$ cat flow/config.mk
export PLATFORM = sky130hd
export DESIGN_NAME = ram_single_port
export DESIGN_NICKNAME = ram_single_port
export VERILOG_FILES = /design/flow/design.v
export SDC_FILE = /design/flow/constraint.sdc
export NUM_CORES = 4
export LEC_CHECK = 0
export ABC_AREA = 0
export CAP_MARGIN = 25
export CELL_PAD_IN_SITES_GLOBAL_PLACEMENT = 2
export CORE_MARGIN = 2
export CORE_UTILIZATION = 41
export CTS_CLUSTER_DIAMETER = 119
export MAX_ROUTING_LAYER = met4
export MIN_ROUTING_LAYER = met1
export PLACE_DENSITY_LB_ADDON = 0.21
export SETUP_SLACK_MARGIN = 0.77
export SLEW_MARGIN = 10
$ cat flow/constraint.sdc
create_clock -name core_clock -period 6.47 [get_ports {clk}]
set_input_delay 1.2940 -clock core_clock [delete_from_list [all_inputs] [get_ports {clk}]]
set_output_delay 1.2940 -clock core_clock [all_outputs]
set_load 0.01 [all_outputs]
$ cat flow/design.v
`timescale 1ns/1ps
module ram_single_port(
    input clk,
    input write_en,
    input reset,
    input [6:0] addr,
    input [7:0] data_in,
    output reg [7:0] data_out    
);
integer i;
reg [7:0] memory [63:0];
reg [7:0] temp;
reg [7:0] op_buff;
always@(posedge clk) 
begin
    if (reset == 1'b1)
    begin
        for (i=0;i<64;i=i+1) 
            memory[i] <= 8'h00;
        temp<=8'h00;
    end
    else
    begin
        if (write_en == 1)
        begin
            temp <= data_in;
            memory[addr[5:0]] <= data_in;
        end
        else
        begin
            temp <= memory[addr[5:0]];
            data_out <= memory[addr[5:0]];
        end
    end  
end
endmodule
$ cat flow/run.sh
#!/bin/bash
# the make line also repeats each setting of config.mk as NAME=value (left out here)
make -C /OpenROAD-flow-scripts/flow DESIGN_CONFIG=/design/flow/config.mk WORK_HOME=/design/flow/orfs CLKGATE_MAP_FILE= finish
==> run summary, run 1 <==
The flow completed. The share of synthesized area in the top cell type comes to 0.6421. The biggest area contributor in the post-synthesis netlist is edfxtp_1. For this run, the number of Yosys warnings is 1.

Count of final max-slew check failures landed at 0. The timing report gives the worst reg2reg path a setup slack of 4.14 ns. Power drawn by the combinational cells landed at 0.577 mW.

Largest clock skew in the final design landed at 0.01538 ns. STA lists the startpoint of the worst register-to-register path as memory[62][6]. In this run the tool buffered the top-level ports with 24 buffer cells.

Subtracting the final worst setup slack from the clock period gives 4.120 ns. Measured against the total synthesized area, the mux share comes to 0.04960. Buffers inserted during clock tree synthesis total 56. Mean area per synthesized cell landed at 13.28 sq um. Setup repair after global routing left no endpoint under its margin. Looking at the setup timing report, the critical path kind is primary input to flop.

Total detailed-routing wirelength landed at 73.95 mm. Largest net degree at the start of global routing landed at 77. Traced cell by cell, the critical path runs through buf_4, buf_4, nor2_2, buf_4, a22o_1, a211oi_1, o21ai_0, or4b_1. Mapped cell area landed at 0.02432 sq mm. Number of maximum-capacitance violations landed at 0. Overall track demand over capacity in global routing landed at 0.2504. The worst hold path belongs to the class flop to flop.

edfxtp_1 is the most common cell in the netlist. The script computed a power per unit cell area of 288.9 mW/mm^2. Clock network power for this build is 3.27 mW. The flow ran to the end and the layout has no timing, DRC or antenna violations. Buffers inserted during post-CTS setup optimization landed at 0. For this configuration, the core starts out at a cell density of 0.4136.

In the routed design, unresolved DRC markers number 0. Number of clock sinks landed at 520. Power in sequential cells landed at 3.94 mW. Per the synthesis report, the XOR/XNOR share of the synthesized area is 0.

Wire length of the first global-routing pass landed at 106.4 mm. Cell count listed in synth_stat.txt landed at 1831. On the critical path, the stage with the largest delay is an instance of buf_4. Longest individual stage delay on the worst path landed at 0.58 ns. The synthesis run identifies the leading combinational cell family as simple AND/OR/NAND/NOR gates. In the placement report, post-DP HPWL is listed as 44.07 mm. Leakage component of the power landed at 9.260 nW. The final hold violation count recorded for this run is 0. Register share of total power landed at 0.506. Looking at the reg2reg group, the worst path ends at data_out[6]. Violation tally from detailed-route iteration zero landed at 1538. Largest fanout of any net on the critical path landed at 40. The worst register-to-register path has a depth of 5. After synthesis, the cell types taking the most area are edfxtp_1, and2_1, a221oi_1, mux4_2, a22oi_1. Post-CTS repair ended up resizing 0 cells.

Of the synthesized area, sequential elements account for 0.6421. Area of the chip landed at 0.06128 sq mm. Final layout net count landed at 1808. The pre-CTS setup check shows a worst slack of 1.803 ns.

In this run, the synthesized area fraction spent on and/or/nand/nor cells is recorded as 0.1949. Per the finish-stage timing summary, setup violations number 0. Buffers inserted to repair hold after CTS numbered 0.

The final weighted congestion recorded by global placement is 0.8643. Logic depth of the worst path, buffers included landed at 8. Per the post-run analysis, buffers plus inverters along the critical path come to 3. The count of nets left with antenna violations once routing finished came out at 0. TritonCTS built the clock tree. The synthesized design contains 520 enable-type register cells. In this design, the critical path's most frequently occurring cell is buf_4. After synthesis, the netlist uses 60 different library cells. Sum of internal, switching and leakage power landed at 7.786 mW.

The worst hold path was traced through 3 stages. Synthesized netlist net count landed at 1849. Count of standard-cell rows landed at 89. Across the VDD grid, the largest voltage drop is 205.0 uV. STA puts the critical path data required time at 6.83 ns. Worst-case setup margin in the final layout landed at 2.350 ns. Ratio of final minimum period to clock period landed at 0.6367. In this run the tightest slew margin relative to its limit is 0.3053. Critical path arrival landed at 4.48 ns. Per STA, the startpoint of the critical path is addr[2]. The switching portion of total power comes to 0.2375. Count of H-tree levels built during CTS landed at 2.

Per STA, the endpoint of the critical path is data_out[6]. Synthesis inferred 520 register bits. The power report attributes to the combinational group a share of 0.074. Counting along the longest clock path gives a buffer depth of 3. Adding up every negative setup slack in the final design gives 0 ns.

Looking at hold timing, the worst path starts from memory[63][4]. Number of fillers in the final layout landed at 5312. Clock edge transition at the registers on the reported setup and hold paths landed at 0.07 ns. Number of antenna violations at the first check in global routing landed at 3. Number of warning messages in the logs landed at 27.

For this run, asynchronously set or reset flops after synthesis account for 0. Summing over every cut layer, the via total after detailed routing is 15120. Of the total synthesized cell area, the portion taken by AND-OR and OR-AND cells is 0.08597. Broken down by cell family, the worst path's largest delay share belongs to buffers and inverters. The power report puts the net switching power at 1.849 mW. The internal portion of the total power is 5.937 mW. In this run the count of I/O pins placed on the die edge is 26.

Area of the placeable core landed at 0.05880 sq mm. At the pin with the least slew margin, the transition time is 1.040 ns. Top achievable clock speed landed at 242.7 MHz. Cell count after placement landed at 2505.

For this run, the detailed router's first-pass iteration total came to 6. The worst setup path is launched from a primary input. In the hold report, the worst path ends at data_out[4]. According to the Yosys statistics, the synthesized design has a chip area of 0.02432 sq mm. Clock latency on the worst-skew pair, taken at its later pin, is 0.62 ns.

Share of power burned in the clock network landed at 0.420. Average via count per standard cell landed at 5.788. The synthesis report names the predominant flop master as edfxtp_1. The routed design shows a wire length per standard cell of 28.31 microns. The largest share of the power goes to registers. Die span in y landed at 247.6 microns. Post-route non-filler standard cell count landed at 2612. The cell-mix breakdown from Yosys lists the adder-cell area share as 0. For this run the aggregate overflow at the end of global routing stands at 0.

The die is 247.6 microns wide. The tree is rooted in a clkbuf_16. Area overhead of the layout relative to synthesis landed at 10.80%. Via count of the first global-routing pass landed at 14740. The worst setup path is captured at a flop.

In the synthesized netlist, the cells that appear most often are edfxtp_1, and2_1, clkbuf_1. The synthesized netlist handed to floorplanning was reported with a cell count of 1831.
-- layout make-up --
cell class | count | area (sq um) | area share
sequential | 520 | 15620 | 0.5795
multi-input combinational | 1153 | 8060 | 0.2991
clock buffer | 64 | 1453 | 0.05391
tap | 773 | 967.2 | 0.03589
timing repair buffer | 54 | 444.2 | 0.01648
clock inverter | 41 | 384.1 | 0.01425
inverter | 5 | 18.77 | 0.0006965
antenna | 2 | 5.005 | 0.0001857
-- layer usage --
| layer | vias up | global-route usage | wire [microns] |
|---|---|---|---|
| met2 | 490 | 0.3965 | 35400 |
| met4 | 0 | 0.06957 | 1772 |
| met5 | - | - | 0 |
| li1 | 6715 | - | - |
| met3 | 102 | 0.03049 | 4134 |
| met1 | 7812 | 0.3417 | 32650 |
-- metrics by stage --
step / utilization / hold slack [ns] / cell area (sq um)
2_1_floorplan: - / 0.6857 / 24320
3_3_place_gp: 0.4270 / 0.8084 / 25110
3_5_place_dp: 0.4270 / 0.8103 / 25110
4_1_cts: 0.4582 / 0.8218 / 26940
5_1_grt: 0.4583 / 0.8539 / 26950
6_report: 0.4583 / 0.8202 / 26950
==> run 2: changes to the inputs <==
- ABC_AREA: 0 -> 1
- CAP_MARGIN: 25 -> 20
- CELL_PAD_IN_SITES_GLOBAL_PLACEMENT: 2 -> unset
- CORE_UTILIZATION: 41 -> 45
- CTS_CLUSTER_DIAMETER: 119 -> unset
- GPL_TIMING_DRIVEN: unset -> 0
- MAX_ROUTING_LAYER: met4 -> unset
- MIN_ROUTING_LAYER: met1 -> unset
- PLACE_DENSITY_LB_ADDON: 0.21 -> unset
- SETUP_SLACK_MARGIN: 0.77 -> unset
- SLEW_MARGIN: 10 -> 20
- TNS_END_PERCENT: unset -> 45
- clock period: 6.47 -> 2.64 ns (I/O delays scaled with it)
==> run summary, run 2 <==
The flow completed. The critical path arrival was 2.91 ns (-1.57 ns). The count of H-tree levels built during CTS was 2 (unchanged). The share of total power consumed by net switching was 0.2572 (+0.01970).

Setup repair after global routing could not meet its margin everywhere. Clock edge transition at the registers on the reported setup and hold paths landed at 0.07 ns (about the same). The tree is rooted in a clkbuf_16. The total negative slack came to -0.08354 ns (-0.08354 ns).

Leakage component of the power landed at 12.09 nW (+31%). Number of register bits inferred by synthesis landed at 520 (unchanged). Cell count listed in synth_stat.txt landed at 2814 (+54%). The clock latency at the later pin of the worst-skew pair was 0.63 ns (about the same). Post-route non-filler standard cell count landed at 3649 (+40%).

The via count of the first global-routing pass came to 18850 (+28%). The number of buffers created by CTS was 56 (unchanged). The buffer levels on the longest clock path came to 3 (unchanged). The number of buffer and inverter instances along the worst setup path came to 4 (+1).

Wire length of the first global-routing pass landed at 119.0 mm (+12%). The logic depth of the worst path, buffers included is 5 (-3). The number of maximum-capacitance violations was 0 (unchanged).

The area fraction in mux cells is 0 (-0.04960). Number of flops mapped to enable cells by yosys landed at 520 (unchanged). Per STA, the worst path is made up of clkdlybuf4s50_1, inv_1, clkbuf_1, clkbuf_1, nand2_1.

Total half-perimeter wirelength after legalization and detailed placement landed at 57.34 mm (+30%). Routed via count landed at 19750 (+31%). The count of final max-slew check failures was 0 (unchanged). Following the worst setup path forward leads to its endpoint at memory[24][6]. The synthesized netlist net count is 2832 (+53%). Largest net degree at the start of global routing landed at 15 (-81%). Average via count per standard cell landed at 5.411 (-6.5%).

The cell count after placement is 3531 (+41%). Number of iterations in the first detailed-routing pass landed at 7 (+1). Sum of internal, switching and leakage power landed at 18.92 mW (+140%). The overall track demand over capacity in global routing is 0.2894 (+0.03903).

Mapped cell area landed at 0.02461 sq mm (+1.2%). Final layout net count landed at 2925 (+62%). The overall overflow remaining after global route came to 0 (unchanged).

Number of cells traversed by the worst hold path landed at 4 (+1). The longest individual stage delay on the worst path was 0.69 ns (+0.11 ns). The main area contributors are edfxtp_1, nand2_1, nor2_1, clkbuf_1, nand2_2.

Combinational group share of total power landed at 0.095 (+0.021). The minimum setup slack among reg-to-reg paths was 0.66 ns (-3.48 ns). Number of warnings printed during yosys synthesis landed at 1 (unchanged).

Counting stages on the worst path, the most repeated cell is clkbuf_1. STA lists the startpoint of the worst hold path as addr[1]. The share of power burned in the clock network is 0.396 (-0.024). Power density relative to cell area landed at 685.9 mW/mm^2 (+140%). The kind of cell with the highest combined delay along the critical path is buffers and inverters. Mean area per synthesized cell landed at 8.747 sq um (-34%). Placer's final routability congestion estimate landed at 1.029 (+19%). The average routed wire per standard cell was 22.25 microns (-21%). Area of the placeable core landed at 0.05392 sq mm (-8.3%). Among all stages on the critical path, the largest delay is contributed by clkbuf_1. The setup-violating endpoint count in the final report was 8 (+8). Adder-cell share of the synthesized area landed at 0 (unchanged). Worst-case setup margin in the final layout landed at -0.01359 ns (-2.364 ns). Looking at area per cell type in the netlist, the leader is edfxtp_1. The number of buffers added on ports is 18 (-25%). Share of the yosys chip area belonging to registers landed at 0.6344 (-0.007670). The largest clock skew in the final design was 0.01430 ns (-0.001071 ns). Number of failing hold endpoints at the final stage landed at 0 (unchanged). The data required time at the worst endpoint was 2.90 ns (-3.93 ns).

The area share of the largest cell type after synthesis came to 0.6344 (-0.007670). The die span in y came to 237.9 microns (-3.9%). The remaining antenna violation count after routing was 0 (unchanged). Count of standard-cell rows landed at 85 (-4.5%). The number of clock sinks came to 520 (unchanged). After layout, the minimum clock period comes to 2.654 ns. The most critical min-delay path falls under primary input to flop. The checks that failed: setup timing. The biggest slice of the total power is consumed by registers. Area of the chip landed at 0.05658 sq mm (-7.7%). The worst register-to-register path ends at data_out[6]. The run finished, with violations left. OpenSTA lists the critical path startpoint as reset. The pre-placement core utilization came to 0.4565 (+0.04286). STA lists the startpoint of the worst register-to-register path as memory[16][6].

Internal power consumption landed at 14.05 mW (+140%). The worst IR drop on VDD was 510.9 uV (+150%). Total I/O pin count landed at 26 (unchanged).

Power in sequential cells landed at 9.63 mW (+140%). Total detailed-routing wirelength landed at 81.21 mm (+9.8%). Ratio of final minimum period to clock period landed at 1.005 (+0.3684). The number of remaining DRC errors is 0 (unchanged). The commonest cells after synthesis are nand2_1, nor2_1, edfxtp_1. Xor and xnor fraction of the mapped netlist area landed at 0 (unchanged). The post-synthesis chip area from yosys came to 0.02461 sq mm (+1.2%). Number of warning messages in the logs landed at 28 (+3.7%).

TritonCTS built the clock tree. By area, the combinational part of the netlist is dominated by simple AND/OR/NAND/NOR gates. In the synthesized netlist the dominant register cell turns out to be edfxtp_1. Share of async-settable or async-resettable flops after synthesis landed at 0 (unchanged). The worst hold margin is 0.6385 ns (-0.1816 ns). Largest fanout of any net on the critical path landed at 10 (-75%). Static timing analysis puts the maximum clock frequency at 376.8 MHz.

The power drawn by the combinational cells was 1.80 mW (+210%). The die width came to 237.9 microns (-3.9%). Transition time at the pin with the least slew margin landed at 1.065 ns (+0.02529 ns). STA classifies the critical path endpoint as a flop. The register share of total power was 0.509 (+0.003). The worst slew margin relative to its limit came to 0.2875 (-0.01780). Violation tally from detailed-route iteration zero landed at 2529 (+64%).

Cell count after synthesis landed at 2814 (+54%). For this run the top cell type by instance count after synthesis was nand2_1. The number of antenna violations at the first check in global routing is 3 (unchanged). The switching power total was 4.865 mW (+160%). The critical path is of the primary input to flop type. The worst hold path terminates at memory[20][1]. Clock network power landed at 7.48 mW (+130%). The count of different cell masters after synthesis came to 22 (-63%). Simple logic cell fraction of the synthesized area landed at 0.3301 (+0.1352). In this run the layout overhead on the synthesized area is reported as 12.06%. The worst setup path is launched from a primary input.

Antenna diode count landed at 0 (-2). The cell count of the worst reg-to-reg path was 7 (+2). The area share of and-or/or-and cells after synthesis came to 0.002948 (-0.08302).
run 2: repair_timing:
item	4_1_cts	5_1_grt
hold buffers	0	0
endpoints found under the setup margin	352	138
setup buffers	7	7
pin swaps	4	3
hold endpoints to repair	0	0
resized	6	0
run 2: stage by stage:
step	area, sq um	utilization	setup WS (ns)
detailed placement	25700	0.4767	-1.082
global placement	25660	0.4760	-1.244
global route	27580	0.5115	-0.03919
finish	27580	0.5115	-0.01359
CTS	27490	0.5099	0.01615
floorplan	24610	-	0.5004
run 2: cell type report:
type / instances / area, sq um
flip-flops and latches: 520 / 15620
clock buffers: 72 / 1483
multi-input cells: 2099 / 8213
plain buffers: 164 / 690.7
repair buffers: 35 / 377.9
fillers: 5198 / 26340
clock inverters: 32 / 215.2
inverters: 31 / 116.4
well taps: 696 / 870.8
run 2: layer usage:
| layer | up-vias | GRT usage | share of wire |
|---|---|---|---|
| met3 | 201 | 0.05796 | 0.10 |
| met4 | 6 | 0.1164 | 0.040 |
| li1 | 9123 | - | - |
| met5 | - | 0 | 0.00048 |
| met2 | 955 | 0.4645 | 0.46 |
| met1 | 9460 | 0.3872 | 0.40 |
==> run 3: changes to the inputs <==
- ABC_AREA: 1 -> unset
- CAP_MARGIN: 20 -> 35
- CORE_UTILIZATION: 45 -> 72
- CTS_CLUSTER_DIAMETER: unset -> 382
- CTS_CLUSTER_SIZE: unset -> 18
- GPL_TIMING_DRIVEN: 0 -> unset
- HOLD_SLACK_MARGIN: unset -> 0.29
- PLACE_DENSITY_LB_ADDON: unset -> 0.0
- SETUP_SLACK_MARGIN: unset -> 0.79
- TNS_END_PERCENT: 45 -> 10
- clock period: 2.64 -> 2.71 ns (I/O delays scaled with it)
==> run summary, run 3 <==
The flow completed. The combinational group share of total power is 0.117 (+0.022). Yosys instantiated no cell more often than edfxtp_1. The count of different cell masters after synthesis was 60 (+170%). Largest net degree at the start of global routing landed at 65 (+50). TritonCTS built the clock tree. The pre-placement core utilization was 0.7289 (+0.2724).

The critical path arrival came to 2.46 ns (-0.45 ns). The cell count after synthesis was 1831 (-35%). Mean area per synthesized cell landed at 13.28 sq um (+52%). Power in sequential cells landed at 9.42 mW (-2.2%). The largest fanout of any net on the critical path was 8 (-2). The longest individual stage delay on the worst path is 0.42 ns (-0.27 ns). The die span in y came to 187.8 microns (-21%). The via count of the first global-routing pass was 16440 (-13%). The buffer levels on the longest clock path came to 3 (unchanged).

The power density relative to cell area was 553.2 mW/mm^2 (-19%). The average routed wire per standard cell is 29.73 microns (+34%). Total placed instance area landed at 0.02695 sq mm (+4.9%). The worst setup path is captured at a flop.

For this design, the slowest cell found on the critical path is or4_1. Area fraction in mux cells landed at 0.04960 (+0.04960). The startpoint identified for the worst register-to-register timing path is memory[50][3]. Simple logic cell fraction of the synthesized area landed at 0.1949 (-0.1352). Cell count after placement landed at 2380 (-33%). The overall overflow remaining after global route was 0 (unchanged). Ratio of final minimum period to clock period landed at 0.8050 (-0.2001). Wire length of the first global-routing pass landed at 104.8 mm (-12%). Worst slew margin relative to its limit landed at 0.4856 (+0.1981). The number of antenna violations at the first check in global routing came to 0 (-3). The remaining antenna violation count after routing came to 0 (unchanged).

The commonest register cell is edfxtp_1. The quantity of hold-fixing buffers added after cts was 0 (unchanged). Total detailed-routing wirelength landed at 73.07 mm (-10%). The total half-perimeter wirelength after legalization and detailed placement was 46.15 mm (-20%).

Area of the chip landed at 0.03526 sq mm (-38%). The number of cells traversed by the worst hold path was 3 (-1). The mapped cell area was 0.02432 sq mm (-1.2%). The clock latency at the later pin of the worst-skew pair came to 0.55 ns (-0.08 ns). The number of buffers created by CTS is 34 (-39%). Combinational gate area landed at 0.009135 sq mm (+11%). The number of buffer and inverter instances along the worst setup path came to 4 (unchanged).

The die width is 187.8 microns (-21%). Worst-case setup margin in the final layout landed at 0.5284 ns (+0.5420 ns). Switching power total landed at 3.801 mW (-22%).

Compared with the post-synthesis result, the final layout area differs by 19.74%. The number of iterations in the first detailed-routing pass came to 6 (-1). The number of failing hold endpoints at the final stage was 0 (unchanged).

Worst hold margin landed at 0.6299 ns (-0.008656 ns). The count of final max-slew check failures is 0 (unchanged). OpenSTA lists the critical path startpoint as addr[2].

STA classifies the critical path startpoint as a primary input. The number of warning messages in the logs came to 30 (+7.1%). The antenna diode count came to 0 (unchanged). The clock edge transition at the registers on the reported setup and hold paths was 0.08 ns (about the same). Share of async-settable or async-resettable flops after synthesis landed at 0 (unchanged). Clock tree synthesis selected as its root buffer the cell clkbuf_16. Subtracting the final worst setup slack from the clock period gives 2.182 ns. The total I/O pin count was 26 (unchanged). The violation tally from detailed-route iteration zero is 2762 (+9.2%).

The critical path ends at data_out[1]. The number of register bits inferred by synthesis came to 520 (unchanged). Pre-CTS worst setup slack landed at -0.1552 ns (+0.9271 ns).

Count of standard-cell rows landed at 67 (-21%). Number of remaining DRC errors landed at 0 (unchanged). Grouping non-sequential cells by family puts the most area in simple AND/OR/NAND/NOR gates. Number of warnings printed during yosys synthesis landed at 1 (unchanged). The total negative slack came to 0 ns (+0.08354 ns). The timing report attributes the biggest portion of critical-path delay to buffers and inverters. Data required time at the worst endpoint landed at 2.99 ns (+0.09 ns).

The cell count listed in synth_stat.txt came to 1831 (-35%). Combined flip-flop and latch cell area landed at 0.01562 sq mm (unchanged). The area of the placeable core was 0.03336 sq mm (-38%). Per report_power, the top consumer among the power groups is registers. Minimum setup slack among reg-to-reg paths landed at 0.54 ns (-0.12 ns). Xor and xnor fraction of the mapped netlist area landed at 0 (unchanged). Setup repair after global routing could not meet its margin everywhere. Number of buffers added on ports landed at 24 (+6). Checking hold timing, the worst path is listed with class primary input to flop. The area share of the largest cell type after synthesis is 0.6421 (+0.007670). Of all cell types, the one taking the most synthesized area is edfxtp_1.

The clock network power is 4.81 mW (-36%). The placer's final routability congestion estimate is 0.9903 (-3.8%). For the worst min-delay path, the startpoint reported by OpenROAD is data_in[5]. For hold timing, the worst endpoint is memory[37][5]. Number of fillers in the final layout landed at 1560 (-70%). Logic depth of the worst path, buffers included landed at 9 (+4). Number of clock sinks landed at 520 (unchanged). The synthesized netlist net count came to 1849 (-35%). The area share of and-or/or-and cells after synthesis is 0.08597 (+0.08302). Overall track demand over capacity in global routing landed at 0.4068 (+0.1174). The worst IR drop on VDD came to 669.9 uV (+31%). The worst register-to-register path ends at data_out[3]. Post-route non-filler standard cell count landed at 2458 (-33%). Share of total power consumed by net switching landed at 0.2360 (-0.02121). The cell count of the worst reg-to-reg path is 5 (-2). Average via count per standard cell landed at 6.957 (+29%). The post-synthesis chip area from yosys was 0.02432 sq mm (-1.2%).

Final layout net count landed at 2027 (-31%). Top achievable clock speed landed at 458.4 MHz. The share of power burned in the clock network came to 0.298 (-0.098). The routed via count was 17100 (-13%). Yosys attributes the largest share of cell area to edfxtp_1, and2_1, a221oi_1, mux4_2, a22oi_1. The adder-cell share of the synthesized area is 0 (unchanged).

The number of maximum-capacitance violations came to 0 (unchanged). Internal power consumption landed at 12.31 mW (-12%). The largest clock skew in the final design came to 0.02420 ns (+0.009896 ns).

In this run the critical path is formed by buf_16, buf_4, buf_16, buf_4, mux4_2, nand2_1, a21oi_2, a221o_1, or4_1. In the synthesized netlist, the cells that appear most often are edfxtp_1, and2_1, clkbuf_1. For reference, the most critical setup path is categorized as primary input to flop. Setup-violating endpoint count in the final report landed at 0 (-8). Register share of total power landed at 0.585 (+0.076). Leakage component of the power landed at 10.46 nW (-13%).

The transition time at the pin with the least slew margin is 0.7688 ns (-0.2961 ns). The number of flops mapped to enable cells by yosys is 520 (unchanged). Power drawn by the combinational cells landed at 1.89 mW (+5%).

Final design instance area without fill landed at 0.02912 sq mm (+5.6%). The share of the yosys chip area belonging to registers came to 0.6421 (+0.007670). The count of H-tree levels built during CTS came to 2 (unchanged). The run finished with no timing, DRC or antenna violations.
## run 3: stage by stage
stage | total power [mW] | util
after global placement | 11.08 | 0.8075
after CTS | 15.86 | 0.8542
after detailed placement | 11.14 | 0.8078
after floorplan | 10.40 | -
after global routing | 16.40 | 0.8728
final | 16.11 | 0.8728
## run 3: area by class of cell
cell class,instances,area share
Inverter,5,0.001547
Timing Repair inverter,1,0.0003867
Sequential cell,520,0.5362
Clock buffer,35,0.03008
Multi-Input combinational cell,1154,0.3137
Timing Repair Buffer,293,0.09835
Tap cell,448,0.01925
Clock inverter,2,0.0004297
## run 3: routing by layer
metal,wire length [microns],vias up,track usage
met3,9687,314,0.08198
li1,-,7111,-
met4,4517,0,0.1844
met5,0,-,0
met1,24660,8245,0.5481
met2,34200,1431,0.6503
## run 3: what timing repair did
action                                  4_1_cts  5_1_grt
pin swaps                                    21       22
gates resized                                88       91
gates cloned                                  4        4
buffers inserted                             18       15
endpoints found under the setup margin      901      392
==> run 4: changes to the inputs <==
- ABC_AREA: unset -> 0
- CAP_MARGIN: 35 -> 25
- CELL_PAD_IN_SITES_GLOBAL_PLACEMENT: unset -> 0
- CORE_ASPECT_RATIO: unset -> 0.88
- CORE_UTILIZATION: 72 -> 57
- CTS_CLUSTER_DIAMETER: 382 -> 119
- CTS_CLUSTER_SIZE: 18 -> unset
- HOLD_SLACK_MARGIN: 0.29 -> unset
- MAX_ROUTING_LAYER: unset -> met4
- MIN_ROUTING_LAYER: unset -> met1
- PLACE_DENSITY_LB_ADDON: 0.0 -> unset
- SETUP_SLACK_MARGIN: 0.79 -> 0.77
- SLEW_MARGIN: 20 -> 10
- TNS_END_PERCENT: 10 -> unset
- clock period: 2.71 -> 9.0 ns (I/O delays scaled with it)
==> run summary, run 4 <==
The flow completed. Clock latency at the later pin of the worst-skew pair landed at 0.61 ns (+0.06 ns). The count of H-tree levels built during CTS came to 2 (unchanged). The share of async-settable or async-resettable flops after synthesis was 0 (unchanged). For reference, the most critical setup path is categorized as primary input to flop.

In the post-synthesis netlist, the cell with the most instances is edfxtp_1. Clock network power landed at 2.15 mW (-55%). The number of clock sinks is 520 (unchanged). Power in sequential cells landed at 2.83 mW (-70%).

Hold analysis lists the worst path endpoint as data_out[4]. Number of maximum-capacitance violations landed at 0 (unchanged). After synthesis, the cell types taking the most area are edfxtp_1, and2_1, a221oi_1, mux4_2, a22oi_1. Share of the yosys chip area belonging to registers landed at 0.6421 (unchanged).

The wire length of the first global-routing pass is 99.44 mm (-5.1%). The worst register-to-register path begins at memory[30][1]. The count of final max-slew check failures came to 0 (unchanged).

The cell count of the worst reg-to-reg path was 5 (unchanged). Area of the chip landed at 0.04434 sq mm (+26%). The adder-cell share of the synthesized area came to 0 (unchanged).

Count of different cell masters after synthesis landed at 60 (unchanged). The data required time at the worst endpoint is 9.28 ns (+6.29 ns). Average via count per standard cell landed at 6.455 (-7.2%). The via count of the first global-routing pass came to 14640 (-11%). Worst slew margin relative to its limit landed at 0.2211 (-0.2645). Violation tally from detailed-route iteration zero landed at 1723 (-38%). Average routed wire per standard cell landed at 28.75 microns (-3.3%). Number of buffers added on ports landed at 24 (unchanged). Largest clock skew in the final design landed at 0.02494 ns (+0.0007439 ns). The combinational gate area came to 0.008055 sq mm (-12%). Quantity of hold-fixing buffers added after cts landed at 0 (unchanged).

The worst hold margin was 0.8389 ns (+0.2091 ns). Routed via count landed at 15280 (-11%). TritonCTS built the clock tree. The simple logic cell fraction of the synthesized area came to 0.1949 (unchanged). Buffers inserted during post-CTS setup optimization landed at 0 (-18). The area share of and-or/or-and cells after synthesis was 0.08597 (unchanged).

Number of warnings printed during yosys synthesis landed at 1 (unchanged). For the worst reg-to-reg path, the endpoint reported by OpenROAD is data_out[1]. Final layout net count landed at 1801 (-11%). The worst setup path is launched from a primary input. The largest fanout of any net on the critical path is 54 (+46). The cell sitting at the root of the clock tree is a clkbuf_16. Clock edge transition at the registers on the reported setup and hold paths landed at 0.06 ns (-0.02 ns). Setup repair after global routing left no endpoint under its margin. The timing report attributes the biggest portion of critical-path delay to simple AND/OR/NAND/NOR gates.

The number of cells upsized or downsized after cts came to 0 (-100%). Of all power groups, the one with the highest power is registers. Pre-placement core utilization landed at 0.5809 (-0.1480). Area share of the largest cell type after synthesis landed at 0.6421 (unchanged). Among the non-sequential cells, simple AND/OR/NAND/NOR gates take the most area. Combined flip-flop and latch cell area landed at 0.01562 sq mm (unchanged). Checking hold timing, the worst path is listed with class flop to flop. The critical path ends at memory[3][0].

The share of power burned in the clock network came to 0.400 (+0.102). Cell count listed in synth_stat.txt landed at 1831 (unchanged). The overall track demand over capacity in global routing was 0.3227 (-0.08407). Mean area per synthesized cell landed at 13.28 sq um (unchanged). Number of register bits inferred by synthesis landed at 520 (unchanged). Top achievable clock speed landed at 198.5 MHz. Switching power total landed at 1.252 mW (-67%). The share of total power consumed by net switching came to 0.2326 (-0.003406). Area overhead of the layout relative to synthesis landed at 8.607%.

The number of flops mapped to enable cells by yosys came to 520 (unchanged). Die span in y landed at 197.8 microns (+5.3%). OpenSTA lists the critical path startpoint as addr[1]. Traced cell by cell, the critical path runs through buf_6, buf_4, and2_1, nand2_1, nor2_1, or2_2. Critical path arrival landed at 5.32 ns (+2.86 ns). Final design instance area without fill landed at 0.02641 sq mm (-9.3%). The logic depth of the worst path, buffers included is 6 (-3).

Total negative slack landed at 0 ns (unchanged). Minimum setup slack among reg-to-reg paths landed at 6.73 ns (+6.19 ns). Post-synthesis chip area from yosys landed at 0.02432 sq mm (unchanged). Total half-perimeter wirelength after legalization and detailed placement landed at 40.45 mm (-12%). Largest net degree at the start of global routing landed at 68 (+4.6%).

The number of fillers in the final layout came to 3199 (+110%). Looking at the critical path, the single cell with the biggest stage delay is nand2_1. The register share of total power came to 0.526 (-0.059). The commonest register cell is edfxtp_1. The number of antenna violations at the first check in global routing was 1 (+1).

The internal power consumption came to 4.132 mW (-66%). The number of buffer and inverter instances along the worst setup path is 2 (-2). Remaining antenna violation count after routing landed at 0 (unchanged). Power drawn by the combinational cells landed at 0.403 mW (-79%). Area of the placeable core landed at 0.04187 sq mm (+25%). Worst-case setup margin in the final layout landed at 3.961 ns (+3.433 ns). The number of warning messages in the logs is 29 (-3.3%). Overall overflow remaining after global route landed at 0 (unchanged).

Number of failing hold endpoints at the final stage landed at 0 (unchanged). The setup-violating endpoint count in the final report was 0 (unchanged). Summed over all instances, the cell type with the most area after synthesis is edfxtp_1. STA lists the startpoint of the worst hold path as memory[63][4]. For reference, the top cells by count after synthesis are edfxtp_1, and2_1, clkbuf_1. Number of buffers created by CTS landed at 53 (+56%). The pre-CTS worst setup slack is 3.446 ns (+3.601 ns). The mapped cell area was 0.02432 sq mm (unchanged).

Area fraction in mux cells landed at 0.04960 (unchanged). Count of standard-cell rows landed at 70 (+4.5%). The die width came to 224.2 microns (+19%). Ratio of final minimum period to clock period landed at 0.5599 (-0.2451).

STA classifies the critical path endpoint as a flop. Transition time at the pin with the least slew margin landed at 1.166 ns (+0.3970 ns). Total detailed-routing wirelength landed at 68.05 mm (-6.9%). The xor and xnor fraction of the mapped netlist area was 0 (unchanged). Number of iterations in the first detailed-routing pass landed at 6 (unchanged). The buffer levels on the longest clock path came to 3 (unchanged). The leakage component of the power came to 9.131 nW (-13%). Combinational group share of total power landed at 0.075 (-0.042).

Worst IR drop on VDD landed at 153.9 uV (-77%). Number of remaining DRC errors landed at 0 (unchanged). The run finished with no timing, DRC or antenna violations. The total placed instance area was 0.02475 sq mm (-8.2%).

The longest individual stage delay on the worst path was 0.74 ns (+0.32 ns). The synthesized netlist net count was 1849 (unchanged). Placer's final routability congestion estimate landed at 0.8300 (-16%). The total I/O pin count is 26 (unchanged). The clock period could shrink to 5.039 ns. Power density relative to cell area landed at 203.8 mW/mm^2 (-63%). Cell count after synthesis landed at 1831 (unchanged). Number of cells traversed by the worst hold path landed at 3 (unchanged).
run 4: area by class of cell:
type,instances,share of cell area
Antenna cell,2,0.0001895
Clock buffer,64,0.05178
Tap cell,540,0.02558
Sequential cell,520,0.5912
Timing Repair Buffer,50,0.01464
Multi-Input combinational cell,1153,0.3050
Inverter,5,0.0007106
Clock inverter,33,0.01094
run 4: layer usage:
| metal | vias to the layer above | GRT usage | part of all wire |
|---|---|---|---|
| met5 | - | - | 0 |
| met1 | 7723 | 0.4553 | 0.43 |
| met2 | 736 | 0.4919 | 0.46 |
| met3 | 128 | 0.04986 | 0.085 |
| met4 | 0 | 0.09394 | 0.028 |
| li1 | 6691 | - | - |
run 4: through the flow:
stage	cells	util	power [mW]
after floorplan	1831	-	3.107
after global routing	2366	0.6308	5.510
final	2367	0.6309	5.384
after global placement	2268	0.5912	3.269
after CTS	2365	0.6308	5.388
after detailed placement	2268	0.5912	3.276
==> run 5: changes to the inputs <==
- ABC_AREA: 0 -> unset
- CAP_MARGIN: 25 -> 20
- CELL_PAD_IN_SITES_GLOBAL_PLACEMENT: 0 -> unset
- CORE_ASPECT_RATIO: 0.88 -> unset
- CORE_UTILIZATION: 57 -> 70
- CTS_CLUSTER_DIAMETER: 119 -> unset
- MAX_ROUTING_LAYER: met4 -> unset
- MIN_ROUTING_LAYER: met1 -> unset
- SETUP_SLACK_MARGIN: 0.77 -> 0.69
- SLEW_MARGIN: 10 -> 20
- clock period: 9.0 -> 2.9 ns (I/O delays scaled with it)
==> run summary, run 5 <==
The flow completed. The run finished with no timing, DRC or antenna violations. Number of maximum-capacitance violations landed at 0 (unchanged). The antenna diode count is 0 (-2). The pre-placement core utilization is 0.7075 (+0.1266). The area share of and-or/or-and cells after synthesis came to 0.08597 (unchanged). Die span in y landed at 190.4 microns (-3.7%). Number of remaining DRC errors landed at 0 (unchanged). The worst setup path is launched from a primary input. Total negative slack landed at 0 ns (unchanged). The largest fanout of any net on the critical path is 13 (-76%). The data required time at the worst endpoint was 3.23 ns (-6.05 ns).

Setup repair after global routing could not meet its margin everywhere. Count of standard-cell rows landed at 68 (-2.9%). Cell count listed in synth_stat.txt landed at 1831 (unchanged). Count of different cell masters after synthesis landed at 60 (unchanged). Power density relative to cell area landed at 595.6 mW/mm^2 (+190%). The area fraction in mux cells came to 0.04960 (unchanged). The clock latency at the later pin of the worst-skew pair is 0.60 ns (about the same). Looking at the clock tree report, the root buffer type is clkbuf_16. The timing report shows the most common cell along the critical path to be buf_4. Area share of the largest cell type after synthesis landed at 0.6421 (unchanged). Longest individual stage delay on the worst path landed at 0.44 ns (-0.30 ns). For the worst reg-to-reg path, the endpoint reported by OpenROAD is data_out[3]. The timing report attributes the biggest portion of critical-path delay to AND-OR/OR-AND gates. The number of iterations in the first detailed-routing pass is 6 (unchanged). The critical path is of the primary input to flop type. Number of warnings printed during yosys synthesis landed at 1 (unchanged).

Power in sequential cells landed at 8.79 mW (+210%). The number of clock sinks was 520 (unchanged). Tracing the worst setup path back leads to its startpoint at addr[2].

Buffer levels on the longest clock path landed at 3 (unchanged). The number of failing hold endpoints at the final stage was 0 (unchanged). The overall overflow remaining after global route came to 0 (unchanged). The transition time at the pin with the least slew margin was 0.9413 ns (-0.2245 ns).

Compared with the post-synthesis result, the final layout area differs by 17.17%. The final standard cell utilization of the core came to 0.8290 (+0.1981). The register share of total power was 0.518 (-0.008). The overall track demand over capacity in global routing is 0.3931 (+0.07041). The count of final max-slew check failures was 0 (unchanged). Mean area per synthesized cell landed at 13.28 sq um (unchanged). The mapped cell area came to 0.02432 sq mm (unchanged). Total detailed-routing wirelength landed at 69.26 mm (+1.8%). The post-synthesis chip area from yosys is 0.02432 sq mm (unchanged). Switching power total landed at 3.919 mW (+210%). Setup-violating endpoint count in the final report landed at 0 (unchanged). For reference, the top cells by count after synthesis are edfxtp_1, and2_1, clkbuf_1.

In the hold report, the worst path ends at memory[10][7]. Wire length of the first global-routing pass landed at 102.6 mm (+3.1%). The combinational group share of total power came to 0.089 (+0.014). Cell count after synthesis landed at 1831 (unchanged). Via count of the first global-routing pass landed at 16150 (+10%). Cell count of the worst reg-to-reg path landed at 5 (unchanged). The smallest clock period supported by the final layout is computed as 2.229 ns. STA classifies the critical path endpoint as a flop.

Count of H-tree levels built during CTS landed at 2 (unchanged). The ratio of final minimum period to clock period was 0.7688 (+0.2089). According to the hold report, the worst path is of the primary input to flop type. The number of warning messages in the logs is 32 (+10%). The number of cells traversed by the worst hold path is 2 (-1).

Top achievable clock speed landed at 448.6 MHz. The synthesized netlist net count was 1849 (unchanged). The quantity of hold-fixing buffers added after cts was 0 (unchanged). The number of fillers in the final layout came to 1834 (-43%). The adder-cell share of the synthesized area is 0 (unchanged). The share of power burned in the clock network is 0.393 (-0.007). Violation tally from detailed-route iteration zero landed at 2627 (+52%). Clock edge transition at the registers on the reported setup and hold paths landed at 0.07 ns (about the same). Final layout net count landed at 1970 (+9.4%). The simple logic cell fraction of the synthesized area is 0.1949 (unchanged).

Number of buffers created by CTS landed at 51 (-3.8%). The number of buffer and inverter instances along the worst setup path came to 3 (+1). The share of total power consumed by net switching was 0.2309 (-0.001636). Placer's final routability congestion estimate landed at 0.9670 (+17%). Average routed wire per standard cell landed at 28.29 microns (-1.6%).

The internal power consumption was 13.05 mW (+220%). Minimum setup slack among reg-to-reg paths landed at 0.73 ns (-6.00 ns). The number of antenna violations at the first check in global routing was 1 (unchanged).

Share of the yosys chip area belonging to registers landed at 0.6421 (unchanged). The die width is 190.4 microns (-15%). According to the timing report, the critical path is captured at data_out[2]. The critical path goes through buf_6, buf_4, mux2_2, a221oi_1, o22ai_1, buf_4, a22oi_1, nand4_1. The number of register bits inferred by synthesis was 520 (unchanged). Among the non-sequential cells, simple AND/OR/NAND/NOR gates take the most area. Looking at the gate-level netlist, the highest instance count belongs to edfxtp_1.

The total half-perimeter wirelength after legalization and detailed placement is 45.41 mm (+12%). Total I/O pin count landed at 26 (unchanged). The number of buffers added on ports was 24 (unchanged).

Per the hold report, the tightest min-delay path originates at reset. The largest net degree at the start of global routing is 65 (-4.4%). The largest clock skew in the final design was 0.02613 ns (+0.001189 ns).

Share of async-settable or async-resettable flops after synthesis landed at 0 (unchanged). Logic depth of the worst path, buffers included landed at 8 (+2). The largest share of the power goes to registers.

edfxtp_1 takes more of the synthesized area than any other cell. The average via count per standard cell is 6.797 (+5.3%). The timing report shows that the slowest cell on the worst path is a221oi_1. The remaining antenna violation count after routing is 0 (unchanged).

STA lists the startpoint of the worst register-to-register path as memory[28][3]. Area of the chip landed at 0.03625 sq mm (-18%). The clock network power was 6.67 mW (+210%). The leakage component of the power came to 10.20 nW (+12%).

The routed via count is 16640 (+8.9%). In the synthesized netlist the dominant register cell turns out to be edfxtp_1. Xor and xnor fraction of the mapped netlist area landed at 0 (unchanged). Ranked by total cell area, the synthesized netlist is headed by edfxtp_1, and2_1, a221oi_1, mux4_2, a22oi_1. The area of the placeable core is 0.03437 sq mm (-18%).

The worst hold margin is 0.5384 ns (-0.3005 ns). Number of flops mapped to enable cells by yosys landed at 520 (unchanged). The power drawn by the combinational cells came to 1.51 mW (+270%). Worst slew margin relative to its limit landed at 0.3724 (+0.1513).

TritonCTS built the clock tree. The worst IR drop on VDD came to 555.3 uV (+260%). Critical path arrival landed at 2.55 ns (-2.77 ns).
## run 5: stage by stage
stage	power, mW	instance area, sq um	instances	setup slack [ns]
global placement	10.31	26610	2347	-0.06116
CTS	16.88	28360	2446	0.6546
global route	17.31	28500	2448	0.6378
finish	16.97	28500	2448	0.6706
floorplan	9.715	25000	1831	0.6210
detailed placement	10.36	26610	2347	-0.09718
## run 5: layer usage
| layer | part of all wire | global-route usage | vias to the layer above |
|---|---|---|---|
| li1 | - | - | 7037 |
| met1 | 0.36 | 0.5494 | 8212 |
| met2 | 0.46 | 0.6173 | 1184 |
| met3 | 0.13 | 0.07858 | 205 |
| met4 | 0.044 | 0.1530 | 0 |
| met5 | 0 | 0 | - |
## run 5: final cells by class
| class | count | area [sq um] | area share |
|---|---|---|---|
| Clock buffer | 55 | 1334 | 0.04681 |
| Clock inverter | 39 | 342.8 | 0.01203 |
| Inverter | 5 | 20.02 | 0.0007025 |
| Multi-Input combinational cell | 1153 | 8702 | 0.3054 |
| Sequential cell | 520 | 15620 | 0.5480 |
| Tap cell | 455 | 569.3 | 0.01998 |
| Timing Repair Buffer | 221 | 1913 | 0.06713 |
## run 5: repair_timing
action | 4_1_cts | 5_1_grt
setup buffers | 5 | 2
gates resized | 12 | 21
pin swaps | 2 | 4
setup endpoints to repair | 139 | 152
hold endpoints to repair | 0 | 0
==> run 6: changes to the inputs <==
- CORE_UTILIZATION: 70 -> 66
- CTS_CLUSTER_DIAMETER: unset -> 233
- SETUP_SLACK_MARGIN: 0.69 -> unset
- clock period: 2.9 -> 3.02 ns (I/O delays scaled with it)
==> run summary, run 6 <==
The flow completed. Cell count after placement landed at 2355 (+0.34%). The logic depth of the worst path, buffers included came to 8 (unchanged). The die span in y came to 196.0 microns (+2.9%).

The met2 usage in global routing is 0.5811 (-0.03622). Cell count listed in synth_stat.txt landed at 1831 (unchanged). Share of power burned in the clock network landed at 0.385 (-0.008). For this design, the slowest cell found on the critical path is o21ai_0. STA classifies the critical path endpoint as a flop. Wire length of the first global-routing pass landed at 102.0 mm (-0.57%).

The number of antenna violations at the first check in global routing is 2 (+1). The final layout net count is 1959 (-0.56%). Share of the yosys chip area belonging to registers landed at 0.6421 (unchanged).

Synthesized netlist net count landed at 1849 (unchanged). Area fraction in mux cells landed at 0.04960 (unchanged). Number of remaining DRC errors landed at 0 (unchanged).

The power drawn by the combinational cells was 1.36 mW (-10%). The run finished with no timing, DRC or antenna violations. The switching power total was 3.633 mW (-7.3%). The synthesis run shows the most used standard cells to be edfxtp_1, and2_1, clkbuf_1. Area overhead of the layout relative to synthesis landed at 13.89%. Worst IR drop on VDD landed at 546.4 uV (-1.6%). The number of buffers created by CTS came to 52 (+2.0%). The worst setup path is of the primary input to flop kind. The total I/O pin count is 26 (unchanged). TritonCTS built the clock tree.

Leakage component of the power landed at 9.971 nW (-2.2%). The number of maximum-capacitance violations is 0 (unchanged). Data required time at the worst endpoint landed at 3.32 ns (+0.09 ns).

The simple logic cell fraction of the synthesized area is 0.1949 (unchanged). The register share of total power was 0.529 (+0.011). Power density relative to cell area landed at 575.6 mW/mm^2 (-3.4%). Total detailed-routing wirelength landed at 68.89 mm (-0.53%). The routed via count was 16250 (-2.4%). The count of final max-slew check failures is 0 (unchanged). Setup-violating endpoint count in the final report landed at 0 (unchanged). The number of failing hold endpoints at the final stage is 0 (unchanged).

The mean area per synthesized cell is 13.28 sq um (unchanged). The total half-perimeter wirelength after legalization and detailed placement is 46.07 mm (+1.5%). Global route summary, busiest routing layer listed as met2. The pre-placement core utilization is 0.6675 (-0.04004). The clock edge transition at the registers on the reported setup and hold paths came to 0.06 ns (about the same). Longest individual stage delay on the worst path landed at 0.60 ns (+0.16 ns). edfxtp_1 is the most common cell in the netlist. The number of flops mapped to enable cells by yosys is 520 (unchanged). Die width landed at 196.0 microns (+2.9%). Minimum setup slack among reg-to-reg paths landed at 0.44 ns (-0.29 ns). Number of iterations in the first detailed-routing pass landed at 6 (unchanged). Among the non-sequential cells, simple AND/OR/NAND/NOR gates take the most area. After layout, the minimum clock period comes to 2.674 ns. Post-route non-filler standard cell count landed at 2440 (-0.33%). Number of warning messages in the logs landed at 29 (-9.4%). According to the timing report, the critical path is captured at data_out[5]. Remaining antenna violation count after routing landed at 0 (unchanged).

Clock network power landed at 6.14 mW (-7.9%). The area of the placeable core was 0.03643 sq mm (+6.0%). The met3 track utilization from global routing is 0.07306 (-0.005518). The share of total power consumed by net switching came to 0.2279 (-0.003035). The transition time at the pin with the least slew margin came to 0.8169 ns (-0.1244 ns).

Clock latency at the later pin of the worst-skew pair landed at 0.60 ns (about the same). Ratio of final minimum period to clock period landed at 0.8853 (+0.1166). Area share of and-or/or-and cells after synthesis landed at 0.08597 (unchanged). Number of cells traversed by the worst hold path landed at 3 (+1). The path with the worst hold slack has its endpoint at data_out[7].

The overall track demand over capacity in global routing is 0.3680 (-0.02509). The number of buffers added on ports came to 24 (unchanged). Worst slew margin relative to its limit landed at 0.4554 (+0.08296). The tree is rooted in a clkbuf_16. The quantity of hold-fixing buffers added after cts came to 0 (unchanged). The area share of the largest cell type after synthesis was 0.6421 (unchanged). The cell count after synthesis is 1831 (unchanged).

Average via count per standard cell landed at 6.659 (-2.0%). Buffer levels on the longest clock path landed at 3 (unchanged). The power in sequential cells came to 8.44 mW (-4.0%). The largest fanout of any net on the critical path was 42 (+29).

Number of clock sinks landed at 520 (unchanged). Count of different cell masters after synthesis landed at 60 (unchanged). Combinational group share of total power landed at 0.086 (-0.003). STA lists the startpoint of the worst hold path as addr[2]. The count of standard-cell rows is 70 (+2.9%). The area of the chip is 0.03840 sq mm (+5.9%).

Of all cell types, the one taking the most synthesized area is edfxtp_1. The number of fillers in the final layout is 2346 (+28%). The antenna diode count came to 0 (unchanged). The worst setup path is launched from a primary input. The number of warnings printed during yosys synthesis came to 1 (unchanged). Overall overflow remaining after global route landed at 0 (unchanged). The largest clock skew in the final design came to 0.01313 ns (-0.01300 ns). Adder-cell share of the synthesized area landed at 0 (unchanged). Buffers inserted during post-CTS setup optimization landed at 0 (-5). Number of register bits inferred by synthesis landed at 520 (unchanged). The critical path arrival is 2.98 ns (+0.43 ns).

The largest part of the power goes to registers. The post-synthesis chip area from yosys is 0.02432 sq mm (unchanged). The met1 track utilization from global routing was 0.5132 (-0.03623). Per STA, the worst path accumulates the most delay in the family simple AND/OR/NAND/NOR gates. For this run, the leading register cell type out of synthesis is edfxtp_1. Total negative slack landed at 0 ns (unchanged). In this run the worst hold path is classified as primary input to flop. Top achievable clock speed landed at 374.0 MHz.

STA lists the startpoint of the worst register-to-register path as memory[7][5]. OpenSTA lists the critical path startpoint as addr[2]. The number of buffer and inverter instances along the worst setup path was 3 (unchanged).

The capture point of the worst register-to-register path is recorded as data_out[5]. Setup repair after global routing left no endpoint under its margin. Number of cells upsized or downsized after cts landed at 0 (-12). The largest net degree at the start of global routing came to 65 (unchanged).

The count of H-tree levels built during CTS came to 2 (unchanged). The share of async-settable or async-resettable flops after synthesis is 0 (unchanged). Cell count of the worst reg-to-reg path landed at 6 (+1). The mapped cell area is 0.02432 sq mm (unchanged). The internal power consumption came to 12.31 mW (-5.7%). Placer's final routability congestion estimate landed at 0.9515 (-1.6%). Violation tally from detailed-route iteration zero landed at 2547 (-3.0%). Via count of the first global-routing pass landed at 15890 (-1.6%). The timing report shows the most common cell along the critical path to be buf_4. Yosys attributes the largest share of cell area to edfxtp_1, and2_1, a221oi_1, mux4_2, a22oi_1. The report lists the cells along the critical path as buf_4, buf_12, and3_1, o21ai_0, a21oi_1, buf_4, nor4_1, nand3_1. The average routed wire per standard cell came to 28.23 microns (-0.21%). Xor and xnor fraction of the mapped netlist area landed at 0 (unchanged).
run 6: stage by stage:
| step | util | worst slack (ns) | hold WS, ns | instance area [sq um] | power, mW |
|---|---|---|---|---|---|
| after floorplan | - | 0.5046 | 0.6857 | 24320 | 9.260 |
| after global placement | 0.7173 | -0.06254 | 0.7822 | 26140 | 9.874 |
| after detailed placement | 0.7173 | -0.08916 | 0.8114 | 26140 | 9.911 |
| after CTS | 0.7602 | 0.5023 | 0.5307 | 27700 | 15.93 |
| after global routing | 0.7602 | 0.3699 | 0.5770 | 27700 | 16.31 |
| final | 0.7602 | 0.3463 | 0.5741 | 27700 | 15.94 |
run 6: area by class of cell:
cell class | count | area, sq um | area share
Sequential cell | 520 | 15620 | 0.5638
Multi-Input combinational cell | 1153 | 8053 | 0.2907
Clock buffer | 65 | 1371 | 0.04951
Clock inverter | 20 | 188.9 | 0.006821
Timing Repair Buffer | 209 | 1864 | 0.06731
Tap cell | 468 | 585.6 | 0.02114
Inverter | 5 | 18.77 | 0.0006776
run 6: routing by layer:
metal	wire length (microns)	share of wire	vias up
li1	-	-	6997
met1	26460	0.38	8064
met2	32080	0.47	997
met3	7547	0.11	185
met4	2777	0.040	4
met5	23	0.00033	-
==> run 7: changes to the inputs <==
- CAP_MARGIN: 20 -> 15
- CORE_UTILIZATION: 66 -> 72
- CTS_CLUSTER_DIAMETER: 233 -> unset
- CTS_CLUSTER_SIZE: unset -> 35
- PLACE_DENSITY: unset -> 0.38
- SETUP_SLACK_MARGIN: unset -> 0.62
- clock period: 3.02 -> 2.07 ns (I/O delays scaled with it)
==> run summary, run 7 <==
The flow completed. The flow ran to the end, but the layout failed its checks. The violated checks flagged are setup timing. The worst hold margin came to 0.4007 ns (-0.1734 ns). Area share of and-or/or-and cells after synthesis landed at 0.08597 (unchanged). Post-synthesis chip area from yosys landed at 0.02432 sq mm (unchanged). Die span in y landed at 187.8 microns (-4.2%). Leakage component of the power landed at 11.08 nW (+11%). Number of buffers created by CTS landed at 51 (-1.9%). Area of the placeable core landed at 0.03336 sq mm (-8.4%). The synthesized netlist net count came to 1849 (unchanged). Antenna diode count landed at 0 (unchanged). The register share of total power was 0.509 (-0.020). Looking at the cell usage after synthesis, the top flip-flop cell is edfxtp_1. Among the non-sequential cells, simple AND/OR/NAND/NOR gates take the most area. The share of power burned in the clock network was 0.383 (-0.002). Of all cell types, the one taking the most synthesized area is edfxtp_1. Area share of the largest cell type after synthesis landed at 0.6421 (unchanged). Clock latency at the later pin of the worst-skew pair landed at 0.61 ns (about the same).

The sum of internal, switching and leakage power is 24.38 mW (+53%). The largest clock skew in the final design was 0.02600 ns (+0.01287 ns). Number of warnings printed during yosys synthesis landed at 1 (unchanged). Data required time at the worst endpoint landed at 2.42 ns (-0.90 ns). The number of remaining DRC errors came to 0 (unchanged).

Looking at the hold checks, the worst path lands on data_out[7]. The critical path's slowest stage uses the library cell or4_1. Number of warning messages in the logs landed at 33 (+14%). STA classifies the critical path endpoint as a flop. The number of buffer and inverter instances along the worst setup path came to 1 (-2). Remaining antenna violation count after routing landed at 0 (unchanged). Violation tally from detailed-route iteration zero landed at 3778 (+48%). Total placed instance area landed at 0.02792 sq mm (+6.8%). Number of iterations in the first detailed-routing pass landed at 10 (+4).

By area the synthesized netlist is led by edfxtp_1, and2_1, a221oi_1, mux4_2, a22oi_1. Clock network power landed at 9.33 mW (+52%). The minimum setup slack among reg-to-reg paths was -0.14 ns (-0.58 ns).

The number of antenna violations at the first check in global routing came to 1 (-1). Share of total power consumed by net switching landed at 0.2424 (+0.01450). The kind of cell with the highest combined delay along the critical path is AND-OR/OR-AND gates. Number of buffers added on ports landed at 24 (unchanged).

Routed via count landed at 18810 (+16%). The worst hold path belongs to the class primary input to flop. Buffer levels on the longest clock path landed at 3 (unchanged). In this run the worst setup path begins at memory[2][3]. The total detailed-routing wirelength is 85.13 mm (+24%). The share of the yosys chip area belonging to registers came to 0.6421 (unchanged).

Pre-placement core utilization landed at 0.7289 (+0.06143). Per STA, the endpoint of the critical path is data_out[3]. The internal power consumption was 18.47 mW (+50%). Number of maximum-capacitance violations landed at 0 (unchanged). The setup path with the least slack is of type flop to flop. The number of fillers in the final layout was 1126 (-52%). Mean area per synthesized cell landed at 13.28 sq um (unchanged). Power drawn by the combinational cells landed at 2.64 mW (+94%).

The largest fanout of any net on the critical path is 1 (-98%). The launch point of the worst register-to-register path is recorded as memory[2][3]. The clock edge transition at the registers on the reported setup and hold paths is 0.06 ns (about the same). Count of final max-slew check failures landed at 0 (unchanged). The worst-case setup margin in the final layout came to -0.1390 ns (-0.4853 ns). The adder-cell share of the synthesized area came to 0 (unchanged). Final design instance area without fill landed at 0.03058 sq mm (+10%). Xor and xnor fraction of the mapped netlist area landed at 0 (unchanged). The cell count listed in synth_stat.txt was 1831 (unchanged). The die width was 187.8 microns (-4.2%).

Placer's final routability congestion estimate landed at 0.9729 (+2.2%). Worst IR drop on VDD landed at 806.3 uV (+48%). Wire length of the first global-routing pass landed at 120.5 mm (+18%). The worst slew margin relative to its limit was 0.4525 (-0.002876).

The largest net degree at the start of global routing was 65 (unchanged). Setup repair after global routing could not meet its margin everywhere. Share of async-settable or async-resettable flops after synthesis landed at 0 (unchanged). The combinational group share of total power was 0.108 (+0.022). Critical path arrival landed at 2.56 ns (-0.42 ns). The power in sequential cells was 12.4 mW (+47%). The total half-perimeter wirelength after legalization and detailed placement was 48.95 mm (+6.2%). Count of H-tree levels built during CTS landed at 2 (unchanged).

Power density relative to cell area landed at 797.3 mW/mm^2 (+39%). Number of clock sinks landed at 520 (unchanged). The switching power total is 5.909 mW (+63%). Overall track demand over capacity in global routing landed at 0.4760 (+0.1080). Total I/O pin count landed at 26 (unchanged). The post-route non-filler standard cell count is 2564 (+5.1%). In this run the clock root is driven by a clkbuf_16.

Average via count per standard cell landed at 7.336 (+10%). Count of different cell masters after synthesis landed at 60 (unchanged). Time the final worst path needs with I/O delays and setup landed at 2.209 ns. Top achievable clock speed landed at 452.7 MHz. Longest individual stage delay on the worst path landed at 0.51 ns (-0.09 ns). Ratio of final minimum period to clock period landed at 1.067 (+0.1818).

Number of cells traversed by the worst hold path landed at 4 (+1). Listed in order, past its start point the critical path passes mux2i_1, o22ai_1, a211oi_2, buf_4, o22ai_2, or4_1. STA classifies the critical path startpoint as a flop. The logic depth of the worst path, buffers included is 6 (-2). The simple logic cell fraction of the synthesized area was 0.1949 (unchanged).

The transition time at the pin with the least slew margin came to 0.8194 ns (+0.002541 ns). The count of standard-cell rows came to 67 (-4.3%). The area of the chip is 0.03526 sq mm (-8.2%). Yosys reports that the most numerous cell types are edfxtp_1, and2_1, clkbuf_1. Number of failing hold endpoints at the final stage landed at 0 (unchanged). Area fraction in mux cells landed at 0.04960 (unchanged). Between the synthesized netlist and the finished layout, the area growth was recorded as 25.73%. The average routed wire per standard cell is 33.20 microns (+18%).

TritonCTS built the clock tree. The worst hold path begins at addr[2]. The synthesis stats list as the most numerous cell edfxtp_1.

The cell count after placement came to 2447 (+3.9%). Number of flops mapped to enable cells by yosys landed at 520 (unchanged). The final standard cell utilization of the core is 0.9165 (+0.1563). Ranked by power, first place goes to registers.

The cell count after synthesis is 1831 (unchanged). The via count of the first global-routing pass was 18270 (+15%). The cell count of the worst reg-to-reg path is 6 (unchanged). The setup-violating endpoint count in the final report is 3 (+3). The endpoint identified for the worst register-to-register timing path is data_out[3]. The final layout net count was 2096 (+7.0%). The mapped cell area came to 0.02432 sq mm (unchanged). Overall overflow remaining after global route landed at 0 (unchanged). The number of register bits inferred by synthesis is 520 (unchanged).
## run 7: area by class of cell
class	count	area, sq um	share of cell area
Multi-Input combinational cell	1155	9424	0.3082
Inverter	5	31.28	0.001023
Timing Repair Buffer	345	3337	0.1091
Clock buffer	68	1383	0.04521
Clock inverter	23	227.7	0.007447
Sequential cell	520	15620	0.5107
Tap cell	448	560.5	0.01833
## run 7: per-layer routing
metal | vias to the layer above | wire length, microns | share of wire | global-route usage
li1 | 7287 | - | - | -
met1 | 8940 | 26870 | 0.32 | 0.6315
met2 | 2019 | 38060 | 0.45 | 0.7276
met3 | 561 | 13730 | 0.16 | 0.1252
met4 | 2 | 6468 | 0.076 | 0.2644
met5 | - | 12 | 0.00014 | 0
## run 7: what timing repair did
| item | CTS | global route |
|---|---|---|
| setup buffers | 10 | 12 |
| hold buffers | 0 | 0 |
| endpoints found under the setup margin | 1040 | 1032 |
| gates cloned | 4 | 0 |
| pin swaps | 34 | 29 |
| resized | 171 | 50 |
## run 7: metrics by stage
stage                     TNS [ns]  worst slack, ns
after floorplan             -2.297         -0.04299
after CTS                 -0.01752         -0.01734
after global routing       -0.1697         -0.06806
after detailed placement   -343.70          -0.7329
after global placement     -319.61          -0.7518
final                      -0.2130          -0.1390
==> run 8: changes to the inputs <==
- ABC_AREA: unset -> 1
- CAP_MARGIN: 15 -> 25
- CELL_PAD_IN_SITES_GLOBAL_PLACEMENT: unset -> 0
- CORE_UTILIZATION: 72 -> 70
- CTS_CLUSTER_DIAMETER: unset -> 27
- CTS_CLUSTER_SIZE: 35 -> 74
- MAX_ROUTING_LAYER: unset -> met4
- MIN_ROUTING_LAYER: unset -> met1
- PLACE_DENSITY: 0.38 -> 0.55
- SETUP_SLACK_MARGIN: 0.62 -> -0.11
- SLEW_MARGIN: 20 -> 10
- clock period: 2.07 -> 2.0 ns (I/O delays scaled with it)
==> run summary, run 8 <==
The flow completed. Minimum setup slack among reg-to-reg paths landed at 0.35 ns (+0.49 ns). Buffer levels on the longest clock path landed at 3 (unchanged). The setup-violating endpoint count in the final report was 2 (-1). Area overhead of the layout relative to synthesis landed at 26.65%. Combinational group share of total power landed at 0.077 (-0.031). The number of buffers created by CTS came to 109 (+110%). Longest individual stage delay on the worst path landed at 0.58 ns (+0.07 ns).

The report lists the violated layout checks as setup timing. The flow ran to the end, but the layout failed its checks. The average via count per standard cell is 6.100 (-17%). The share of total power consumed by net switching is 0.2349 (-0.007531). The power density relative to cell area is 1090 mW/mm^2 (+37%).

Die span in y landed at 191.5 microns (+2.0%). Number of flops mapped to enable cells by yosys landed at 520 (unchanged). The worst setup path is launched from a flop. Power in sequential cells landed at 12.8 mW (+3%). The number of buffers added on ports is 24 (unchanged). The pre-CTS worst setup slack is -0.2903 ns (+0.4426 ns).

The critical path in this run is classified as flop to output pin. Number of register bits inferred by synthesis landed at 520 (unchanged). The largest clock skew in the final design was 0.02552 ns (-0.0004783 ns). Internal power consumption landed at 26.00 mW (+41%).

STA reports the tightest min-delay check as being of type primary input to flop. The endpoint identified for the worst register-to-register timing path is data_out[6]. The number of warnings printed during yosys synthesis is 1 (unchanged). Among the non-sequential cells, simple AND/OR/NAND/NOR gates take the most area. Per report_power, the top consumer among the power groups is the clock network. Power drawn by the combinational cells landed at 2.63 mW (about the same). Cell count after synthesis landed at 2814 (+54%).

The share of the yosys chip area belonging to registers came to 0.6344 (-0.007670). The number of iterations in the first detailed-routing pass came to 9 (-1). Looking at hold timing, the worst path starts from addr[2]. Buffers inserted during post-CTS setup optimization landed at 0 (-10). The logic depth of the worst path, buffers included came to 1 (-5).

Looking at area per cell type in the netlist, the leader is edfxtp_1. The count of final max-slew check failures was 0 (unchanged). Wire length of the first global-routing pass landed at 119.2 mm (-1.1%).

The pre-placement core utilization was 0.7125 (-0.01636). For reference, the critical path cell chain is clkdlybuf4s50_1. The critical path's slowest stage uses the library cell clkdlybuf4s50_1. Synthesized netlist net count landed at 2832 (+53%).

The number of failing hold endpoints at the final stage is 0 (unchanged). Area fraction in mux cells landed at 0 (-0.04960). Adder-cell share of the synthesized area landed at 0 (unchanged).

The transition time at the pin with the least slew margin came to 0.5376 ns (-0.2819 ns). The worst setup path is captured at an output pin. Clock latency at the later pin of the worst-skew pair landed at 0.63 ns (+0.02 ns). For reference, the critical path is captured by data_out[7]. TritonCTS built the clock tree. Overall track demand over capacity in global routing landed at 0.4532 (-0.02284).

Number of remaining DRC errors landed at 0 (unchanged). The overall overflow remaining after global route is 0 (unchanged). Number of antenna violations at the first check in global routing landed at 0 (-1). Routed via count landed at 21850 (+16%). Count of standard-cell rows landed at 68 (+1.5%). Number of warning messages in the logs landed at 29 (-12%).

The register share of total power is 0.376 (-0.133). The count of different cell masters after synthesis was 22 (-63%). Post-synthesis chip area from yosys landed at 0.02461 sq mm (+1.2%). The simple logic cell fraction of the synthesized area came to 0.3301 (+0.1352).

Based on the critical path, the design can be clocked at up to 489.0 MHz. The leakage component of the power was 14.08 nW (+27%). Worst hold margin landed at 0.5151 ns (+0.1144 ns). The count of H-tree levels built during CTS was 3 (+1). The quantity of hold-fixing buffers added after cts is 0 (unchanged). Violation tally from detailed-route iteration zero landed at 3075 (-19%). Placer's final routability congestion estimate landed at 0.9241 (-5.0%). The share of power burned in the clock network was 0.547 (+0.164).

The data required time at the worst endpoint was 1.60 ns (-0.82 ns). The remaining antenna violation count after routing was 0 (unchanged). The total I/O pin count was 26 (unchanged). The number of clock sinks came to 520 (unchanged). Area of the chip landed at 0.03668 sq mm (+4.0%).

The mean area per synthesized cell is 8.747 sq um (-34%). In this run the clock root is driven by a clkbuf_16. Sorting the synthesis cell report by count puts at the top nand2_1. According to the timing report, the critical path is launched from data_out[7]. The worst path in the final design needs a cycle of 2.045 ns, including I/O delays and setup.

Ratio of final minimum period to clock period landed at 1.023 (-0.04455). Switching power total landed at 7.982 mW (+35%). The via count of the first global-routing pass is 22020 (+20%). Mapped cell area landed at 0.02461 sq mm (+1.2%). The final layout net count came to 3053 (+46%). Clock edge transition at the registers on the reported setup and hold paths landed at 0.04 ns (-0.02 ns). Number of cells upsized or downsized after cts landed at 0 (-100%). In the synthesized netlist, the cells that appear most often are nand2_1, nor2_1, edfxtp_1. Clock network power landed at 18.6 mW (+99%). The share of async-settable or async-resettable flops after synthesis came to 0 (unchanged). For this run, the leading register cell type out of synthesis is edfxtp_1.

Total half-perimeter wirelength after legalization and detailed placement landed at 43.83 mm (-10%). The xor and xnor fraction of the mapped netlist area was 0 (unchanged). STA lists the startpoint of the worst register-to-register path as memory[39][6].

The number of cells traversed by the worst hold path came to 7 (+3). The area of the placeable core came to 0.03454 sq mm (+3.5%). For hold timing, the worst endpoint is data_out[5]. Largest net degree at the start of global routing landed at 59 (-9.2%).

The number of buffer and inverter instances along the worst setup path came to 1 (unchanged). The area share of and-or/or-and cells after synthesis is 0.002948 (-0.08302). The cell count listed in synth_stat.txt is 2814 (+54%). Largest fanout of any net on the critical path landed at 1 (unchanged). Number of maximum-capacitance violations landed at 0 (unchanged).

Worst slew margin relative to its limit landed at 0.6416 (+0.1891). The area share of the largest cell type after synthesis is 0.6344 (-0.007670). Cell count of the worst reg-to-reg path landed at 7 (+1). The average routed wire per standard cell was 22.03 microns (-34%). After synthesis, the cell types taking the most area are edfxtp_1, nand2_1, nor2_1, clkbuf_1, nand2_2.

Total detailed-routing wirelength landed at 78.91 mm (-7.3%). The worst-case setup margin in the final layout came to -0.04520 ns (+0.09380 ns). On the critical path the largest part of the delay comes from buffers and inverters. Worst IR drop on VDD landed at 899.4 uV (+12%).

Die width landed at 191.5 microns (+2.0%). Critical path arrival landed at 1.65 ns (-0.91 ns).
==> run 8: metrics by stage <==
| step | instance area [sq um] | power, mW | setup TNS, ns | instances | utilization |
|---|---|---|---|---|---|
| after floorplan | 24610 | 14.25 | -1.372 | 2814 | - |
| after global placement | 27370 | 15.26 | -67.70 | 3379 | 0.7925 |
| after detailed placement | 27370 | 15.34 | -90.57 | 3379 | 0.7925 |
| after CTS | 31170 | 33.84 | -0.05318 | 3581 | 0.9023 |
| after global routing | 31170 | 34.66 | -0.1306 | 3581 | 0.9023 |
| final | 31170 | 33.99 | -0.07277 | 3582 | 0.9024 |
==> run 8: layer usage <==
metal,global-route usage,part of all wire,vias up
met3,0.1247,0.14,526
met1,0.5020,0.32,10050
met5,-,0,-
met4,0.3089,0.077,0
met2,0.7167,0.47,1881
li1,-,-,9397
==> run 8: cell type report <==
cell class	instances	area, sq um
multi-input combinational	2099	8203
sequential	520	15620
tap	455	569.3
clock inverter	79	994.7
timing repair buffer	274	2864
clock buffer	123	2801
fill	1414	3371
antenna	1	2.502
inverter	31	122.6
No activity file was given, so power comes from the tool's default toggle rates.
